==> build 98: inputs <==
## CPU
module CPU(clk, rst, memoryData, memoryAddress, dataOut, readSignal, writeSignal, AC);
clock: 35.8 ns
lec_check: 0
abc_area: 1
cap_margin: 25
core_aspect_ratio: 0.95
core_margin: 5
core_utilization: 59
cts_cluster_diameter: 268
cts_cluster_size: 100
max_routing_layer: met4
place_density_lb_addon: 0.19
setup_slack_margin: 5.0
slew_margin: 10
run.sh (not shown) runs the stock make flow with config.mk's settings and CLKGATE_MAP_FILE=.
==> build 36: changes against build 98 <==
- ABC_AREA: 1 -> 0
- CAP_MARGIN: 25 -> 20
- CORE_MARGIN: 5 -> 2
- CORE_UTILIZATION: 59 -> 71
- CTS_CLUSTER_DIAMETER: 268 -> 44
- CTS_CLUSTER_SIZE: 100 -> 74
- TNS_END_PERCENT: default -> 5
==> flow/constraint.sdc (replaced) <==
create_clock -name core_clock -period 27.5 [get_ports {clk}]
set_input_delay 5.5000 -clock core_clock [delete_from_list [all_inputs] [get_ports {clk}]]
set_output_delay 5.5000 -clock core_clock [all_outputs]
set_load 0.01 [all_outputs]
==> build 65: changes against build 98 <==
- CAP_MARGIN: 25 -> 20
- CORE_ASPECT_RATIO: 0.95 -> default
- CORE_MARGIN: 5 -> 2
- CORE_UTILIZATION: 59 -> 72
- CTS_CLUSTER_DIAMETER: 268 -> default
- CTS_CLUSTER_SIZE: 100 -> 99
- MAX_ROUTING_LAYER: met4 -> default
- PLACE_DENSITY: default -> 0.6
- PLACE_DENSITY_LB_ADDON: 0.19 -> default
- SETUP_SLACK_MARGIN: 5.0 -> default
- SLEW_MARGIN: 10 -> 20
==> flow/constraint.sdc (replaced) <==
create_clock -name core_clock -period 58.2 [get_ports {clk}]
set_input_delay 11.6400 -clock core_clock [delete_from_list [all_inputs] [get_ports {clk}]]
set_output_delay 11.6400 -clock core_clock [all_outputs]
set_load 0.01 [all_outputs]
==> build 29: changes against build 98 <==
- ABC_AREA: 1 -> 0
- CAP_MARGIN: 25 -> 10
- CORE_UTILIZATION: 59 -> 63
- CTS_CLUSTER_DIAMETER: 268 -> 44
- CTS_CLUSTER_SIZE: 100 -> default
==> qor summary <==
item                                                           build 29           build 98                build 36            build 65
Xor+xnor area frac                                                8.07%              6.17%                   8.07%               6.17%
Outcome                                no timing/DRC/antenna violations  no timing/DRC/antenna violations  stopped before the end  no timing/DRC/antenna violations
Failing step                                                          -                  -          global routing                   -
Chip area in the Yosys report                                19200 um^2         19000 um^2              19200 um^2          19000 um^2
Internal power of the cells                                  0.000271 W         0.000274 W                       -          0.000165 W
Power share of the clock group                                    49.2%              49.4%                       -               48.2%
Critical path launch point type                                register           register                       -            register
Sequential share of the synthesized area                          16.8%              17.0%                   16.8%               17.0%
Clock buffer cells                                                   22                 17                       -                  20
Detailed-route wire length on metal 1                          26800 um           25600 um                       -            21800 um
Crit path launch                                       MBR[0]$_DFFE_PP_  MBR[10]$_DFFE_PP_                       -  AC[0]$_SDFFE_PP0P_
Transition time at the pin with the least slew margin           1040 ps             927 ps                       -             1010 ps
Critical path buffers and inverters                                  17                 26                       -                  33
Distinct cell type count after synthesis                            102                 63                     102                  63
Synthesized cell area                                        19200 um^2         19000 um^2              19200 um^2          19000 um^2

========
==> v4: inputs <==
==> flow/design.v <==
module CPU(clk, rst, memoryData, memoryAddress, dataOut, readSignal, writeSignal, AC);
input clk;
input rst;  
input [15:0] memoryData;
reg [3:0] state;
reg [5:0] PC;
reg [10:0] MAR;
reg signed [15:0] MBR;
reg [3:0] opcode;
reg M;
reg [15:0] IR;
reg zeroFlag, overflowFlag, carryFlag, negativeFlag;
output reg readSignal;
output reg writeSignal;
output reg signed [15:0] AC;
output reg [15:0] dataOut; 
output reg [10:0] memoryAddress;
reg signed [15:0] result;
parameter Load = 4'd1, Store = 4'd2, Add = 4'd3, Sub = 4'd4, Mul = 4'd5, Div = 4'd6 , Branch = 4'd7, BRZ = 4'd8;
always @ (posedge clk) begin
	if (rst) begin
	PC <= 0;
	state = 0;
	AC <= 0;
	dataOut <= 0;
	memoryAddress <= 0;
	zeroFlag = 0;
	overflowFlag = 0;
	carryFlag = 0;
	negativeFlag = 0;
	readSignal = 1;
	writeSignal = 0;
	end
	else
	case (state)
		0: begin  
			MAR <= PC;
			state = 1;
		end
		1: begin  
			writeSignal = 0;
			readSignal = 1;
			memoryAddress <= MAR;
			PC <= PC + 1;
			state = 2;
		end
		2:state = 3;  
		3: begin
			MBR <= memoryData;
			state = 4;
		end
		4: begin
			IR <= MBR;
			state = 5;
		end
		5: begin  
			opcode <= IR[15:12];
			M <= IR[11];
			MAR <= IR[10:0];
			state = 6;
		end
		6: begin
				if (opcode == Branch) begin  
					PC <= MAR; 
					state = 0;
				end
				else if (opcode == BRZ) begin  
					if(zeroFlag == 1 && M == 1) begin
						PC <= MAR;
						state = 0;
					end
					else begin
						state = 0;
					end
				end
				else begin
					state = 7;
				end
		end
		7: begin
			if (opcode == Store) begin
				memoryAddress <= MAR;
			end
			state = 8;
		end
		8: begin
			if (opcode == Store) begin  
				writeSignal = 1;
				readSignal = 0;
				dataOut <= AC;
				state = 0;
			end
			else begin
				state = 9;
			end
		end
		9: begin
			writeSignal = 0;
			readSignal = 1;
			if(M == 1) begin
				memoryAddress <= MAR;
			end
			state = 10;
			end
		10: begin
			state = 11;
		end
		11: begin
			if (M == 1) begin
				MBR <= memoryData;
			end
			else if (M == 0) begin
				MBR <= $signed(IR[10:0]);
			end
			state = 12;
		end
		12: begin  
			if (opcode == Load) begin  
				AC <= MBR;
				state = 0;
			end
			else if (opcode != Add && opcode != Sub && opcode != Mul && opcode != Div) begin  
				state = 0;
			end
			else begin
				case(opcode)
				Add :  
					begin
					{carryFlag, result} = AC + MBR;
					zeroFlag = (result==0)? 1:0;
					if(AC[15]==MBR[15]) begin
					  if(MBR[15]==result[15])begin
					  overflowFlag = 0;
					  end
					  else begin
					  overflowFlag = 1;
					  end
					end
					else begin
					overflowFlag = 0;
					end						
					negativeFlag =(result[15]==1)? 1:0;	
					end
				Sub :  
					begin
					{carryFlag, result} = AC - MBR;
					zeroFlag = (result==0)? 1:0;
					if(AC[15]==MBR[15]) begin
					  if(MBR[15]==result[15])begin
					  overflowFlag = 0;
					  end
					  else begin
					  overflowFlag = 1;
					  end
					end
					else begin
					overflowFlag = 0;
					end
					negativeFlag =(result[15]==1)? 1:0;
					end
				Mul :  
					begin
					result = AC * MBR;
					zeroFlag = (result==0)? 1:0;
					if(result > 16'h0FFF || result < 16'hF000) begin
					overflowFlag = 1;
					end
					else begin
						overflowFlag = 0;
					end
					negativeFlag =(result[15]==1)? 1:0;
					end	
				Div :  
					begin
					if (MBR == 0) result = 0;  
					else result = AC / MBR;
					zeroFlag = (result==0)? 1:0;
					negativeFlag =(result[15]==1)? 1:0;
					end						
			endcase  
			AC <= result;
			state = 0;
			end
		end
	endcase
end
endmodule
==> flow/run.sh <==
#!/bin/bash
# the make line also repeats each setting of config.mk as NAME=value (left out here)
make -C /OpenROAD-flow-scripts/flow DESIGN_CONFIG=/design/flow/config.mk WORK_HOME=/design/flow/orfs CLKGATE_MAP_FILE= finish
==> flow/config.mk <==
export PLATFORM = sky130hd
export DESIGN_NAME = CPU
export DESIGN_NICKNAME = CPU
export VERILOG_FILES = /design/flow/design.v
export SDC_FILE = /design/flow/constraint.sdc
export NUM_CORES = 4
export LEC_CHECK = 0
export ABC_AREA = 0
export CAP_MARGIN = 10
export CELL_PAD_IN_SITES_DETAIL_PLACEMENT = 1
export CELL_PAD_IN_SITES_GLOBAL_PLACEMENT = 1
export CORE_ASPECT_RATIO = 0.7
export CORE_MARGIN = 5
export CORE_UTILIZATION = 50
export CTS_CLUSTER_DIAMETER = 252
export GPL_TIMING_DRIVEN = 0
export HOLD_SLACK_MARGIN = 0.21
export MAX_ROUTING_LAYER = met5
export PLACE_DENSITY_LB_ADDON = 0.03
export SETUP_SLACK_MARGIN = -2.0
export SLEW_MARGIN = 10
==> flow/constraint.sdc <==
create_clock -name core_clock -period 35.8 [get_ports {clk}]
set_input_delay 7.1600 -clock core_clock [delete_from_list [all_inputs] [get_ports {clk}]]
set_output_delay 7.1600 -clock core_clock [all_outputs]
set_load 0.01 [all_outputs]
==> inputs of v23, as changes to v4 <==
==> flow/config.mk (replaced) <==
export PLATFORM = sky130hd
export DESIGN_NAME = CPU
export DESIGN_NICKNAME = CPU
export VERILOG_FILES = /design/flow/design.v
export SDC_FILE = /design/flow/constraint.sdc
export NUM_CORES = 4
export LEC_CHECK = 0
export CAP_MARGIN = 20
export CORE_MARGIN = 2
export CORE_UTILIZATION = 52
export PLACE_DENSITY = 0.6
export SLEW_MARGIN = 20
==> flow/constraint.sdc (replaced) <==
create_clock -name core_clock -period 38.3 [get_ports {clk}]
set_input_delay 7.6600 -clock core_clock [delete_from_list [all_inputs] [get_ports {clk}]]
set_output_delay 7.6600 -clock core_clock [all_outputs]
set_load 0.01 [all_outputs]
==> inputs of v16, as changes to v4 <==
==> flow/config.mk (replaced) <==
export PLATFORM = sky130hd
export DESIGN_NAME = CPU
export DESIGN_NICKNAME = CPU
export VERILOG_FILES = /design/flow/design.v
export SDC_FILE = /design/flow/constraint.sdc
export NUM_CORES = 4
export LEC_CHECK = 0
export ABC_AREA = 0
export CAP_MARGIN = 10
export CORE_ASPECT_RATIO = 0.95
export CORE_MARGIN = 2
export CORE_UTILIZATION = 63
export CTS_CLUSTER_DIAMETER = 44
export MAX_ROUTING_LAYER = met4
export PLACE_DENSITY_LB_ADDON = 0.19
export SETUP_SLACK_MARGIN = 5.0
export SLEW_MARGIN = 10
export TNS_END_PERCENT = 5
==> flow/constraint.sdc (replaced) <==
create_clock -name core_clock -period 27.5 [get_ports {clk}]
set_input_delay 5.5000 -clock core_clock [delete_from_list [all_inputs] [get_ports {clk}]]
set_output_delay 5.5000 -clock core_clock [all_outputs]
set_load 0.01 [all_outputs]
==> inputs of v38, as changes to v4 <==
==> flow/config.mk (replaced) <==
export PLATFORM = sky130hd
export DESIGN_NAME = CPU
export DESIGN_NICKNAME = CPU
export VERILOG_FILES = /design/flow/design.v
export SDC_FILE = /design/flow/constraint.sdc
export NUM_CORES = 4
export LEC_CHECK = 0
export ABC_AREA = 0
export CAP_MARGIN = 10
export CORE_ASPECT_RATIO = 0.95
export CORE_MARGIN = 5
export CORE_UTILIZATION = 63
export CTS_CLUSTER_DIAMETER = 187
export CTS_CLUSTER_SIZE = 95
export MAX_ROUTING_LAYER = met4
export PLACE_DENSITY = 0.35
export SETUP_SLACK_MARGIN = 5.0
export SLEW_MARGIN = 10
==> results <==
quantity	v4	v23	v16	v38
Outcome	finished with violations	complete, no violations	finished with violations	complete, no violations
Layout check failures	negative setup slack	-	negative setup slack	-
Chip Area	0.0424 mm²	0.0384 mm²	0.0318 mm²	0.0340 mm²
Crit Path Max Fanout	17	25	14	12
Combinational cell power	0.0000294 W	0.0000250 W	0.0000452 W	0.0000293 W
Arrival @ worst endpoint	36.71 ns	35.84 ns	28.92 ns	30.02 ns
Final instance count without filler cells	2967	2867	3079	2884
Clock latency at the later pin of the worst-skew pair	0.45 ns	0.43 ns	0.43 ns	0.44 ns
Routed via count divided by cell count	6.58	6.28	7.03	6.72
Worst setup timing slack at the placement stage	-6.34 ns	2.19 ns	-1.35 ns	0.350 ns
Path length in cells of the critical path	138	132	134	130
Non-clock buffer area fraction after layout	6.07%	4.81%	13.4%	8.36%
Fraction of met1 tracks used by global routing	52.7%	43.9%	53.8%	51.4%
Fin util	56.3%	57.8%	83.4%	74.8%
Clock tree cell share of total cell area	2.70%	3.11%	2.38%	2.46%
Number of antenna violations at the first check in global routing	0	1	1	1
Count of warning messages emitted by the tools	42	42	45	44
Total power divided by cell area	17.1 mW/mm²	16.8 mW/mm²	19.2 mW/mm²	15.8 mW/mm²

========
==> willow: inputs <==
Starts from the design.v that is shown in full above.
Settings: LEC_CHECK=0, ABC_AREA=1, CAP_MARGIN=20, CORE_MARGIN=2, CORE_UTILIZATION=62, CTS_CLUSTER_SIZE=96, PLACE_DENSITY=0.6, SLEW_MARGIN=20; clock period 23.0 ns.
==> inputs of delta, as changes to willow <==
--- a/flow/config.mk
+++ b/flow/config.mk
@@ -8,7 +8,6 @@
 export ABC_AREA = 1
 export CAP_MARGIN = 20
 export CORE_MARGIN = 2
-export CORE_UTILIZATION = 62
-export CTS_CLUSTER_SIZE = 96
+export CORE_UTILIZATION = 58
 export PLACE_DENSITY = 0.6
 export SLEW_MARGIN = 20
==> flow/constraint.sdc (replaced) <==
create_clock -name core_clock -period 28.8 [get_ports {clk}]
set_input_delay 5.7600 -clock core_clock [delete_from_list [all_inputs] [get_ports {clk}]]
set_output_delay 5.7600 -clock core_clock [all_outputs]
set_load 0.01 [all_outputs]
==> inputs of quartz, as changes to willow <==
==> flow/config.mk (replaced) <==
export PLATFORM = sky130hd
export DESIGN_NAME = CPU
export DESIGN_NICKNAME = CPU
export VERILOG_FILES = /design/flow/design.v
export SDC_FILE = /design/flow/constraint.sdc
export NUM_CORES = 4
export LEC_CHECK = 0
export CAP_MARGIN = 20
export CORE_MARGIN = 2
export CORE_UTILIZATION = 72
export PLACE_DENSITY = 0.6
export SETUP_SLACK_MARGIN = 2.54
export SLEW_MARGIN = 20
==> flow/constraint.sdc (replaced) <==
create_clock -name core_clock -period 8.53 [get_ports {clk}]
set_input_delay 1.7060 -clock core_clock [delete_from_list [all_inputs] [get_ports {clk}]]
set_output_delay 1.7060 -clock core_clock [all_outputs]
set_load 0.01 [all_outputs]
==> results.sh <==
# source this file to load flow results
export IMPL_outcome="stopped before the end"
export IMPL_error="[ERROR GRT-0232] Routing congestion too high. Check the congestion heatmap in the GUI."
export IMPL_die_area_mm2=0.0321
export IMPL_stop_stage="global routing (5_1_grt)"
export IMPL_xor_area_share_pct=6.17
export IMPL_cts_buffer_depth=2
export IMPL_postSynthSeqShare_pct=17.0
export IMPL_syn_inst=2829
That was willow.
==> results.sh <==
# source this file to load flow results
export IMPL_die_area_mm2=0.0342
export IMPL_xor_area_share_pct=6.17
export IMPL_syn_inst=2829
export IMPL_cts_buffer_depth=2
export IMPL_outcome="no timing/DRC/antenna violations"
That was delta.
==> results.sh <==
# source this file to load flow results
export IMPL_error="[ERROR DPL-0038] Utilization greater than 100%, impossible to legalize"
export IMPL_outcome="stopped before the end"
export IMPL_xor_area_share_pct=8.07
export IMPL_stop_stage="clock tree synthesis (4_1_cts)"
export IMPL_syn_inst=2362
That was quartz.

========
==> build 28: inputs <==
Starts from the design.v that is shown in full above.
Settings: LEC_CHECK=0, ABC_AREA=1, CAP_MARGIN=20, CORE_MARGIN=2, CORE_UTILIZATION=70, CTS_CLUSTER_DIAMETER=188, CTS_CLUSTER_SIZE=46, PLACE_DENSITY=0.37, SLEW_MARGIN=20, TNS_END_PERCENT=15; clock period 42.0 ns.
==> inputs of build 16, as changes to build 28 <==
ABC_AREA = 0   (was 1)
CELL_PAD_IN_SITES_GLOBAL_PLACEMENT = 2   (was default)
CORE_UTILIZATION = 41   (was 70)
CTS_CLUSTER_SIZE = 99   (was 46)
PLACE_DENSITY = 0.6   (was 0.37)
TNS_END_PERCENT = default   (was 15)
==> notes <==
- Between build 28 and build 16, the lower core utilization is in build 16 (gap 30 points).
- Fmax: build 28 is larger than build 16 (8.9%).
- In build 16 the clock power is higher than in build 28, by about 6%.
- Against build 16, the critical path depth of build 28 is higher by 106.
- In build 16 the clock skew is higher than in build 28, by 2.2 ps.
- Between build 28 and build 16, the lower first-iteration DRC count is in build 16 (gap 55%, measured against build 16).
- In build 28 the final area is lower than in build 16, by about 3.8%.
- Flip-flop count is the same in build 28 and build 16.
==> figures <==
|  | build 28 | build 16 |
|---|---|---|
| Total combinational power | 22.7 uW | 23.4 uW |
| Placed inst area | 19,800 sq um | 20,600 sq um |
| R2R depth | 232 | 126 |
| Status | finished clean | finished clean |
| Leakage component of the power | 11.4 nW | 9.51 nW |
| Portion of synthesized cell area occupied by the leading cell type | 15.1% | 15.0% |
| Timing startpoint of the critical path | AC[0]$_SDFFE_PP0P_ | MBR[1]$_DFFE_PP_ |
| End of the worst register-to-register path | AC[15]$_SDFFE_PP0P_ | AC[12]$_SDFFE_PP0P_ |
| Placer's final routability congestion estimate | 1.04 | 0.923 |
| Area figure in the yosys stat output | 19,000 sq um | 19,200 sq um |
| Launch instance of the worst min-delay path | state[5]$_DFF_P_ | IR[15]$_DFFE_PP_ |
| Final Total Pwr | 308 uW | 316 uW |
| Insertion delay to the later sink of the worst-skew pair | 440 ps | 430 ps |
| Area fraction of clock buffers and clock inverters | 2.88% | 2.97% |
| Max Fclk | 29.1 MHz | 26.7 MHz |
| Routed wirelength normalized by instance count | 18.6 microns | 23.1 microns |
| Internal power of the cells | 226 uW | 242 uW |
Power and IR drop assume default switching activity.
